==> flow/design.v (excerpt) <==
module conv_engine(
    input         clk,
    input         reset,
    input         en_ctrl,
    output [15:0] s_addr,
    output [15:0] w_addr,
    output [15:0] b_addr,
    input  [7:0]  signal,
    input  [7:0]  weight,
    input  [7:0]  bias,
    output [15:0] save_addr,
    output [7:0]  convout,
    output        en_write,
    output        finish
);
For scale: ~2400 cells after synthesis, about 200 flip-flops, ~100 I/O pins.
export LEC_CHECK = 0
export ABC_AREA = 1
export CAP_MARGIN = 5
export CELL_PAD_IN_SITES_GLOBAL_PLACEMENT = 2
export CORE_MARGIN = 2
export CORE_UTILIZATION = 32
export CTS_CLUSTER_DIAMETER = 330
export CTS_CLUSTER_SIZE = 40
export GPL_ROUTABILITY_DRIVEN = 0
export GPL_TIMING_DRIVEN = 1
export MIN_ROUTING_LAYER = met2
export PLACE_DENSITY_LB_ADDON = 0.11
export SETUP_SLACK_MARGIN = -0.21
export SLEW_MARGIN = 0
export TNS_END_PERCENT = 70
create_clock -name core_clock -period 4.76 [get_ports {clk}]
run.sh (not shown) runs the stock make flow with config.mk's settings and CLKGATE_MAP_FILE=.
The first run produced a layout that fails on design-rule violations, negative setup slack.
Change:
- CAP_MARGIN: 5 -> 20
- CELL_PAD_IN_SITES_GLOBAL_PLACEMENT: 2 -> unset
- CORE_UTILIZATION: 32 -> 72
- CTS_CLUSTER_DIAMETER: 330 -> unset
- CTS_CLUSTER_SIZE: 40 -> 76
- GPL_ROUTABILITY_DRIVEN: 0 -> unset
- HOLD_SLACK_MARGIN: unset -> 0.29
- MIN_ROUTING_LAYER: met2 -> unset
- SETUP_SLACK_MARGIN: -0.21 -> -0.28
- SLEW_MARGIN: 0 -> 10
- clock period: 4.76 -> 5.33 ns (I/O delays scaled with it)
Effect: With this change the flow produced a layout that fails on negative setup slack. Setup slack gets worse by 0.97 ns. Non-clock buffer count went down by 157. Wire length is higher by 16%. First-iteration DRC count goes down by 12%. Flip-flop count is unchanged. Sequential power drops by about 10%. Design area shrinks by 11%. Power falls by 20%.
Change:
- ABC_AREA: 1 -> 0
- CTS_CLUSTER_SIZE: 76 -> 13
- HOLD_SLACK_MARGIN: 0.29 -> -0.05
- PLACE_DENSITY_LB_ADDON: 0.11 -> unset
- SETUP_SLACK_MARGIN: -0.28 -> 0.36
- clock period: 5.33 -> 2.05 ns (I/O delays scaled with it)
This time the run never finished: it broke off in 4_1_cts on DPL-0038.
Synthesized cell count decreases by 15%.
Die area came out lower by 3.5%.
Area after synthesis decreases by 3.6%.
Change:
- CORE_UTILIZATION: 72 -> 59
- CTS_CLUSTER_SIZE: 13 -> unset
- GPL_TIMING_DRIVEN: 1 -> 0
- PLACE_DENSITY_LB_ADDON: unset -> 0.11
- SETUP_SLACK_MARGIN: 0.36 -> unset
- clock period: 2.05 -> 5.33 ns (I/O delays scaled with it)
What happened: This time the run produced a layout that fails on negative setup slack. Synthesized cell count is unchanged. Die size rises by 21%. Synthesized area is unchanged.

* * *

== v55 ==
Starting RTL as in the previous note.
make LEC_CHECK=0 ABC_AREA=1 CAP_MARGIN=20 CORE_ASPECT_RATIO=0.5 CORE_MARGIN=2 CORE_UTILIZATION=72 CTS_CLUSTER_DIAMETER=371 CTS_CLUSTER_SIZE=94 PLACE_DENSITY=0.35 SLEW_MARGIN=20 TNS_END_PERCENT=5 finish   # period 4.69 ns
v55: GRT-0232 in 5_1_grt -> run aborted
## Diff of input files: v39 against v55
# v55
export LEC_CHECK = 0
export ABC_AREA = 1
export CAP_MARGIN = 20
export CORE_ASPECT_RATIO = 0.5
export CORE_MARGIN = 2
export CORE_UTILIZATION = 72
export CTS_CLUSTER_DIAMETER = 371
export CTS_CLUSTER_SIZE = 94
export PLACE_DENSITY = 0.35
export SLEW_MARGIN = 20
export TNS_END_PERCENT = 5
create_clock -name core_clock -period 4.69 [get_ports {clk}]
# v39
export LEC_CHECK = 0
export CAP_MARGIN = 20
export CORE_MARGIN = 2
export CORE_UTILIZATION = 40
export SLEW_MARGIN = 20
create_clock -name core_clock -period 5.1 [get_ports {clk}]
Findings:
- The remaining runs in v55 and v39 completed every stage, whereas v55 halted early.
- v55: GRT-0232 in 5_1_grt -> run aborted
- Status v39: flow complete, layout not clean - negative setup slack
- Changes observed in v39 relative to v55: chip area from the yosys synthesis statistics dropped about 3.6%.
- Cell row count (higher): v39
Edits applied to the flow inputs when going from v39 to v35:
# v39
export LEC_CHECK = 0
export CAP_MARGIN = 20
export CORE_MARGIN = 2
export CORE_UTILIZATION = 40
export SLEW_MARGIN = 20
create_clock -name core_clock -period 5.1 [get_ports {clk}]
# v35
export LEC_CHECK = 0
export CAP_MARGIN = 20
export CORE_MARGIN = 2
export CORE_UTILIZATION = 72
export CTS_CLUSTER_DIAMETER = 273
export SLEW_MARGIN = 20
create_clock -name core_clock -period 6.1 [get_ports {clk}]
- Not one of v39 and v35 finished clean.
- The flow completed for v35, but it is not clean: the layout still shows negative setup slack.
- v39 → v35: remaining routing DRC violations ~0 delta, clock-buffer cell count rose by 1, maximum vdd drop shrank by 100 µV.
- On v35: horizontal die dimension is 53 µm lower than what v39 gave.
- For v39, the first element of the critical path was weight[5], unlike v35, where it was weight[7].
- met3 global-route usage for v35 is higher than for v39.
For v19, these inputs were changed with respect to v35:
# v35
export LEC_CHECK = 0
export CAP_MARGIN = 20
export CORE_MARGIN = 2
export CORE_UTILIZATION = 72
export CTS_CLUSTER_DIAMETER = 273
export SLEW_MARGIN = 20
create_clock -name core_clock -period 6.1 [get_ports {clk}]
# v19
export LEC_CHECK = 0
export CAP_MARGIN = 0
export CORE_MARGIN = 2
export CORE_UTILIZATION = 70
export CTS_CLUSTER_DIAMETER = 102
export SLEW_MARGIN = 20
create_clock -name core_clock -period 5.67 [get_ports {clk}]
Findings:
- [flow] v19 | stages: complete | final checks: fail | reason: negative setup slack
- Chip area sits higher in v19 than in v35.
- [v19] critical path arrival fell 0.14 ns relative to v35
- From v35 to v19 the numbers moved as follows: overall global routing resource usage shows an increase of 1.3 points, clock share of power now larger, initial core utilization lower, post-route standard cell area excluding fillers increased by 1100 µm² relative to the old numbers.

* * *

conv_engine again, from the RTL that the note above started with.
clock: 4.95 ns
lec_check: 0
abc_area: 1
cap_margin: 20
core_aspect_ratio: 0.5
core_margin: 2
core_utilization: 72
cts_cluster_diameter: 371
cts_cluster_size: 94
place_density: 0.35
slew_margin: 20
The baseline failed in 5_1_grt (GRT-0232).
Next try:
ABC_AREA = unset   (was 1)
CORE_ASPECT_RATIO = unset   (was 0.5)
CORE_UTILIZATION = 40   (was 72)
CTS_CLUSTER_DIAMETER = unset   (was 371)
CTS_CLUSTER_SIZE = unset   (was 94)
PLACE_DENSITY = unset   (was 0.35)
clock period = 10.0 ns   (was 4.95 ns; I/O delays follow)
What happened:
- With this change the flow finished clean
- synthesized cell count came out lower by about a fifth
- die area is higher by well over a third
- synthesized area drops by a few percent
Next try:
ABC_AREA = 1   (was unset)
CELL_PAD_IN_SITES_GLOBAL_PLACEMENT = 2   (was unset)
CORE_ASPECT_RATIO = 1.27   (was unset)
GPL_ROUTABILITY_DRIVEN = 0   (was unset)
GPL_TIMING_DRIVEN = 0   (was unset)
SLEW_MARGIN = 15   (was 20)
Outcome:
- The new run completed without violations
- clock power shrinks by about 2%
- worst setup slack is better by 0.24 ns
- clock-buffer cell count grows by 1
- design area grows by 3.9%
- total power grows by 10%
- sequential power grows by about 2%
- sequential share of layout area shrinks by 0.76 points
- first-iteration DRC count shrinks by 21%
- global-route usage grows by 3.3 points
- core utilization shrinks by 0.40 points
- via count grows by 12%
Next try:
ABC_AREA = unset   (was 1)
CAP_MARGIN = 30   (was 20)
CELL_PAD_IN_SITES_GLOBAL_PLACEMENT = unset   (was 2)
CORE_ASPECT_RATIO = 1.46   (was 1.27)
CORE_MARGIN = 7   (was 2)
CORE_UTILIZATION = 56   (was 40)
CTS_CLUSTER_DIAMETER = 301   (was unset)
CTS_CLUSTER_SIZE = 49   (was unset)
GPL_ROUTABILITY_DRIVEN = unset   (was 0)
GPL_TIMING_DRIVEN = unset   (was 0)
PLACE_DENSITY = 0.35   (was unset)
SLEW_MARGIN = 20   (was 15)
TNS_END_PERCENT = 20   (was unset)
Result: Routed wire length decreases by about a fifth. Clock skew stays flat. Combinational power came out lower by about a fifth. Sequential cell count stays the same. Clock-buffer cell count decreases by 1. Critical path depth drops by 9. Die area shrinks by about a fifth. Utilization came out higher by 18 points. Setup slack got worse by 0.16 ns.

* * *

Starting RTL as in the previous note.
export LEC_CHECK = 0
export ABC_AREA = 1
export CAP_MARGIN = 15
export CELL_PAD_IN_SITES_DETAIL_PLACEMENT = 1
export CELL_PAD_IN_SITES_GLOBAL_PLACEMENT = 2
export CORE_ASPECT_RATIO = 1.27
export CORE_MARGIN = 6
export CORE_UTILIZATION = 33
export GPL_ROUTABILITY_DRIVEN = 1
export GPL_TIMING_DRIVEN = 0
export HOLD_SLACK_MARGIN = 0.17
export SETUP_SLACK_MARGIN = 0.96
export SLEW_MARGIN = 15
create_clock -name core_clock -period 7.37 [get_ports {clk}]
Change:
Settings changed: CAP_MARGIN 15 to 20, CELL_PAD_IN_SITES_DETAIL_PLACEMENT 1 to not set, CELL_PAD_IN_SITES_GLOBAL_PLACEMENT 2 to not set, CORE_ASPECT_RATIO 1.27 to not set, CORE_MARGIN 6 to 2, CORE_UTILIZATION 33 to 63, CTS_CLUSTER_SIZE set to 94, GPL_ROUTABILITY_DRIVEN 1 to not set, GPL_TIMING_DRIVEN 0 to not set, HOLD_SLACK_MARGIN 0.17 to not set, PLACE_DENSITY set to 0.35, SETUP_SLACK_MARGIN 0.96 to not set, SLEW_MARGIN 15 to 20.
Clock period 7.37 ns to 4.69 ns, I/O delays scaled along.
This time the run ran to the end with violations: setup timing.
Cell count shrinks by about 2%.
Synthesized area stays the same.
Clock-buffer cell count does not change.
Worst hold slack gets better by 0.0078 ns.
Clock skew hardly moves.
Cell area grows by about 19%.
Global-route usage grows by 16 points.
Power is estimated from default activity; no workload was simulated.
